## atomik_top_parallel
module atomik_top_parallel #(
    parameter integer SYS_CLK_HZ = 94_500_000,
    parameter integer BAUD_RATE  = 115200,
    parameter integer N_BANKS    = 4
)(
    input  wire       sys_clk,
    input  wire       sys_rst_n,
    input  wire       uart_rx,
    output wire       uart_tx,
    output wire [5:0] led
);
    wire clk_int;
    wire pll_lock;
    assign clk_int  = sys_clk;
    assign pll_lock = 1'b1;
    reg [15:0] por_cnt;
    always @(posedge sys_clk or negedge sys_rst_n) begin
        if (!sys_rst_n)
            por_cnt <= 16'd0;
        else if (por_cnt != 16'hFFFF)
            por_cnt <= por_cnt + 16'd1;
    end
    wire por_done = (por_cnt == 16'hFFFF);
    reg [2:0] rst_sync;
    always @(posedge clk_int or negedge sys_rst_n) begin
        if (!sys_rst_n)
            rst_sync <= 3'b000;
        else
            rst_sync <= {rst_sync[1:0], (por_done & pll_lock)};
    end
    wire internal_rst_n = rst_sync[2];
    reg [23:0] heartbeat_cnt;
    always @(posedge clk_int or negedge internal_rst_n) begin
        if (!internal_rst_n)
            heartbeat_cnt <= 24'd0;
        else
            heartbeat_cnt <= heartbeat_cnt + 24'd1;
    end
    localparam integer BAUD_DIV = SYS_CLK_HZ / BAUD_RATE;
    localparam integer HALF_BIT = BAUD_DIV / 2;
    reg [15:0] rx_baud_cnt;
    reg [3:0]  rx_bit_cnt;
    reg [7:0]  rx_shift;
    reg [7:0]  rx_data;
    reg        rx_valid;
    reg [1:0]  rx_state;
    reg [2:0]  rx_sync;
    wire rx_pin = rx_sync[2];
    always @(posedge clk_int or negedge internal_rst_n) begin
        if (!internal_rst_n)
            rx_sync <= 3'b111;
        else
            rx_sync <= {rx_sync[1:0], uart_rx};
    end
    localparam RX_IDLE  = 2'd0;
    localparam RX_START = 2'd1;
    localparam RX_DATA  = 2'd2;
    localparam RX_STOP  = 2'd3;
    always @(posedge clk_int or negedge internal_rst_n) begin
        if (!internal_rst_n) begin
            rx_state    <= RX_IDLE;
            rx_baud_cnt <= 16'd0;
            rx_bit_cnt  <= 4'd0;
            rx_shift    <= 8'd0;
  ...
Size in the first run: about 10 I/O pins, roughly 37000 um2 of cells after synthesis.
export LEC_CHECK = 0
export ABC_AREA = 1
export CAP_MARGIN = 15
export CORE_MARGIN = 2
export CORE_UTILIZATION = 72
export CTS_CLUSTER_SIZE = 73
export PLACE_DENSITY = 0.37
export SETUP_SLACK_MARGIN = 0.78
export SLEW_MARGIN = 20
create_clock -name core_clock -period 3.27 [get_ports {sys_clk}]
run.sh (not shown) runs the stock make flow with config.mk's settings and CLKGATE_MAP_FILE=.
Rerun with:
- ABC_AREA: 1 -> default
- CAP_MARGIN: 15 -> 20
- CORE_UTILIZATION: 72 -> 40
- CTS_CLUSTER_SIZE: 73 -> default
- PLACE_DENSITY: 0.37 -> 0.6
- SETUP_SLACK_MARGIN: 0.78 -> default
- clock period: 3.27 -> 5.71 ns (I/O delays scaled with it)
After rerunning: The changed run finished with timing, DRC and antenna clean; critical path depth fell by 6; via count fell by about a fifth; final area fell by a few percent; wire length fell by a few percent; non-clock buffer count fell by 50; final cell count fell by about a fifth; utilization fell by 36 points.

* * *

Starting RTL as in the previous note.
Settings: LEC_CHECK=0, CAP_MARGIN=20, CELL_PAD_IN_SITES_DETAIL_PLACEMENT=2, CORE_MARGIN=2, CORE_UTILIZATION=50, CTS_CLUSTER_DIAMETER=121, GPL_ROUTABILITY_DRIVEN=0, HOLD_SLACK_MARGIN=-0.04, MAX_ROUTING_LAYER=met4, MIN_ROUTING_LAYER=met2, SLEW_MARGIN=20; clock period 4.53 ns.
The baseline failed in global routing.
==> next run, changes <==
ABC_AREA = 1   (was unset)
CELL_PAD_IN_SITES_DETAIL_PLACEMENT = unset   (was 2)
CORE_UTILIZATION = 72   (was 50)
CTS_CLUSTER_DIAMETER = 29   (was 121)
CTS_CLUSTER_SIZE = 80   (was unset)
GPL_ROUTABILITY_DRIVEN = unset   (was 0)
HOLD_SLACK_MARGIN = unset   (was -0.04)
MAX_ROUTING_LAYER = unset   (was met4)
MIN_ROUTING_LAYER = unset   (was met2)
PLACE_DENSITY = 0.36   (was unset)
SETUP_SLACK_MARGIN = 0.8   (was unset)
clock period = 3.17 ns   (was 4.53 ns; I/O delays follow)
After rerunning:
- The new run passed the timing, design-rule and antenna checks
- synthesized area goes up by 7.5%
- die size goes down by 25%
- synthesized cell count came out higher by 34%
==> next run, changes <==
CAP_MARGIN = 15   (was 20)
CTS_CLUSTER_DIAMETER = unset   (was 29)
CTS_CLUSTER_SIZE = 97   (was 80)
HOLD_SLACK_MARGIN = 0.29   (was unset)
PLACE_DENSITY = 0.35   (was 0.36)
SETUP_SLACK_MARGIN = 0.78   (was 0.8)
clock period = 3.27 ns   (was 3.17 ns; I/O delays follow)
Outcome: Setup slack is better by 0.12 ns; first-iteration DRC count goes down by 8.4%; wire length shrinks by 11%; global-route usage came out lower by 3.4 points; cell count came out lower by 3.1%.
==> next run, changes <==
ABC_AREA = unset   (was 1)
CAP_MARGIN = 20   (was 15)
CORE_UTILIZATION = 70   (was 72)
CTS_CLUSTER_SIZE = unset   (was 97)
HOLD_SLACK_MARGIN = unset   (was 0.29)
PLACE_DENSITY = unset   (was 0.35)
SETUP_SLACK_MARGIN = 0.8   (was 0.78)
clock period = 3.17 ns   (was 3.27 ns; I/O delays follow)
The changed run reached the layout checks and failed them: negative setup slack. Count of clock-buffer cells in the layout goes up by 3. Final area fell by 5.7%. Worst setup slack loses 0.46 ns. Register-to-register slack degrades by 0.20 ns. Global-route usage is higher by 1.5 points. Power is higher by 0.67%. Via count drops by 16%. First-iteration DRC count rose by 0.38%. Synthesized area came out lower by 7.0%. Cell count shrinks by 24%.

* * *

garnet:
atomik_top_parallel again, from the RTL that the note above started with.
// atomik_top_parallel
module atomik_top_parallel #(
    parameter integer SYS_CLK_HZ = 94_500_000,
    parameter integer BAUD_RATE  = 115200,
    parameter integer N_BANKS    = 4
)(
    input  wire       sys_clk,
    input  wire       sys_rst_n,
    input  wire       uart_rx,
    output wire       uart_tx,
    output wire [5:0] led
);
==> flow/config.mk <==
export PLATFORM = sky130hd
export DESIGN_NAME = atomik_top_parallel
export DESIGN_NICKNAME = atomik_top_parallel
export VERILOG_FILES = /design/flow/design.v
export SDC_FILE = /design/flow/constraint.sdc
export NUM_CORES = 4
export LEC_CHECK = 0
export ABC_AREA = 1
export CAP_MARGIN = 40
export CELL_PAD_IN_SITES_DETAIL_PLACEMENT = 2
export CELL_PAD_IN_SITES_GLOBAL_PLACEMENT = 2
export CORE_MARGIN = 2
export CORE_UTILIZATION = 32
export GPL_TIMING_DRIVEN = 0
export MAX_ROUTING_LAYER = met5
export PLACE_DENSITY = 0.6
export SETUP_SLACK_MARGIN = -0.21
export SLEW_MARGIN = 20
==> flow/constraint.sdc <==
create_clock -name core_clock -period 10.2 [get_ports {sys_clk}]
set_input_delay 2.0400 -clock core_clock [delete_from_list [all_inputs] [get_ports {sys_clk}]]
set_output_delay 2.0400 -clock core_clock [all_outputs]
set_load 0.01 [all_outputs]
Changes in delta relative to garnet:
# garnet
export LEC_CHECK = 0
export ABC_AREA = 1
export CAP_MARGIN = 40
export CELL_PAD_IN_SITES_DETAIL_PLACEMENT = 2
export CELL_PAD_IN_SITES_GLOBAL_PLACEMENT = 2
export CORE_MARGIN = 2
export CORE_UTILIZATION = 32
export GPL_TIMING_DRIVEN = 0
export MAX_ROUTING_LAYER = met5
export PLACE_DENSITY = 0.6
export SETUP_SLACK_MARGIN = -0.21
export SLEW_MARGIN = 20
create_clock -name core_clock -period 10.2 [get_ports {sys_clk}]
# delta
export LEC_CHECK = 0
export CAP_MARGIN = 20
export CORE_MARGIN = 2
export CORE_UTILIZATION = 40
export PLACE_DENSITY = 0.6
export SLEW_MARGIN = 20
create_clock -name core_clock -period 4.36 [get_ports {sys_clk}]
Notes after the runs:
delta finished every step from synthesis to the final layout, and the layout passed the timing, design-rule and antenna checks. Transition time of the tightest slew-check pin (higher): delta. Summary: with garnet as the reference, largest net degree at the start of global routing in delta moved up by more than 100%. Note that the wire length after detailed routing recorded for garnet amounts to 1.4 times the value seen in delta. Going from garnet to delta, net count after synthesis shrank by more than a quarter. The layout overhead on the synthesized area in delta was lower than what garnet gave. Part of the total power dissipated in combinational logic of garnet is on par with delta. delta ends up with a die size that is 25% lower than in garnet.
Here is what was changed in the inputs of ember compared with delta.
# delta
export LEC_CHECK = 0
export CAP_MARGIN = 20
export CORE_MARGIN = 2
export CORE_UTILIZATION = 40
export PLACE_DENSITY = 0.6
export SLEW_MARGIN = 20
create_clock -name core_clock -period 4.36 [get_ports {sys_clk}]
# ember
export LEC_CHECK = 0
export ABC_AREA = 1
export CAP_MARGIN = 5
export CORE_MARGIN = 2
export CORE_UTILIZATION = 72
export CTS_CLUSTER_SIZE = 80
export PLACE_DENSITY_LB_ADDON = 0.2
export SETUP_SLACK_MARGIN = 0.8
export SLEW_MARGIN = 20
create_clock -name core_clock -period 3.17 [get_ports {sys_clk}]
Findings:
- delta reached the end of the flow, and the finished layout is clean on the timing, design-rule and antenna checks.
- ember reached the end of the flow, and the finished layout is clean on the timing, design-rule and antenna checks.
- Measured against ember, the total routed wirelength of delta comes out at 0.936 times the reference value.
- Looking at first-pass GRT wire length across both flows, ember is the weaker of the two, with delta ahead.
- ember — fraction of power consumed by the clock network 0.4 points lower, delta as reference
- Diff delta -> ember: length of the first detailed-routing pass in iterations went up by 3, post-detailed-placement cell area now larger, antenna cell count has decreased.
- On ember: number of library cell types mapped by synthesis is 36% lower than what delta gave.
- In ember relative to delta, summed area of non-filler cells in the final layout had gone up by a little under 10%.
- On ember: signal arrival time at the worst endpoint is 1.03 ns lower than what delta gave.
Relative to ember, the following input files were edited for umber:
# ember
export LEC_CHECK = 0
export ABC_AREA = 1
export CAP_MARGIN = 5
export CORE_MARGIN = 2
export CORE_UTILIZATION = 72
export CTS_CLUSTER_SIZE = 80
export PLACE_DENSITY_LB_ADDON = 0.2
export SETUP_SLACK_MARGIN = 0.8
export SLEW_MARGIN = 20
create_clock -name core_clock -period 3.17 [get_ports {sys_clk}]
# umber
export LEC_CHECK = 0
export ABC_AREA = 1
export CAP_MARGIN = 0
export CELL_PAD_IN_SITES_DETAIL_PLACEMENT = 0
export CORE_ASPECT_RATIO = 0.88
export CORE_MARGIN = 2
export CORE_UTILIZATION = 72
export CTS_CLUSTER_DIAMETER = 27
export CTS_CLUSTER_SIZE = 29
export GPL_ROUTABILITY_DRIVEN = 1
export PLACE_DENSITY_LB_ADDON = 0.2
export SETUP_SLACK_MARGIN = 0.77
export SLEW_MARGIN = 40
create_clock -name core_clock -period 3.17 [get_ports {sys_clk}]
### Flow results
- Final checks on umber, whose flow otherwise completed, came back failing, citing negative setup slack.
- There was hardly any difference in area of combinational cells with multiple inputs between ember and umber.
- Between umber and ember, it is umber whose detailed-routed wire length on met2 is higher, by about 15%.
- Against ember as the reference, umber delivers a higher fraction of the cycle the final worst path needs.
- Of umber and ember, umber shows the higher sum of routed wire segments on met1, with ember below it.
- Between umber and ember, the number of antenna diodes is higher for umber.
Power and IR drop assume default switching activity.
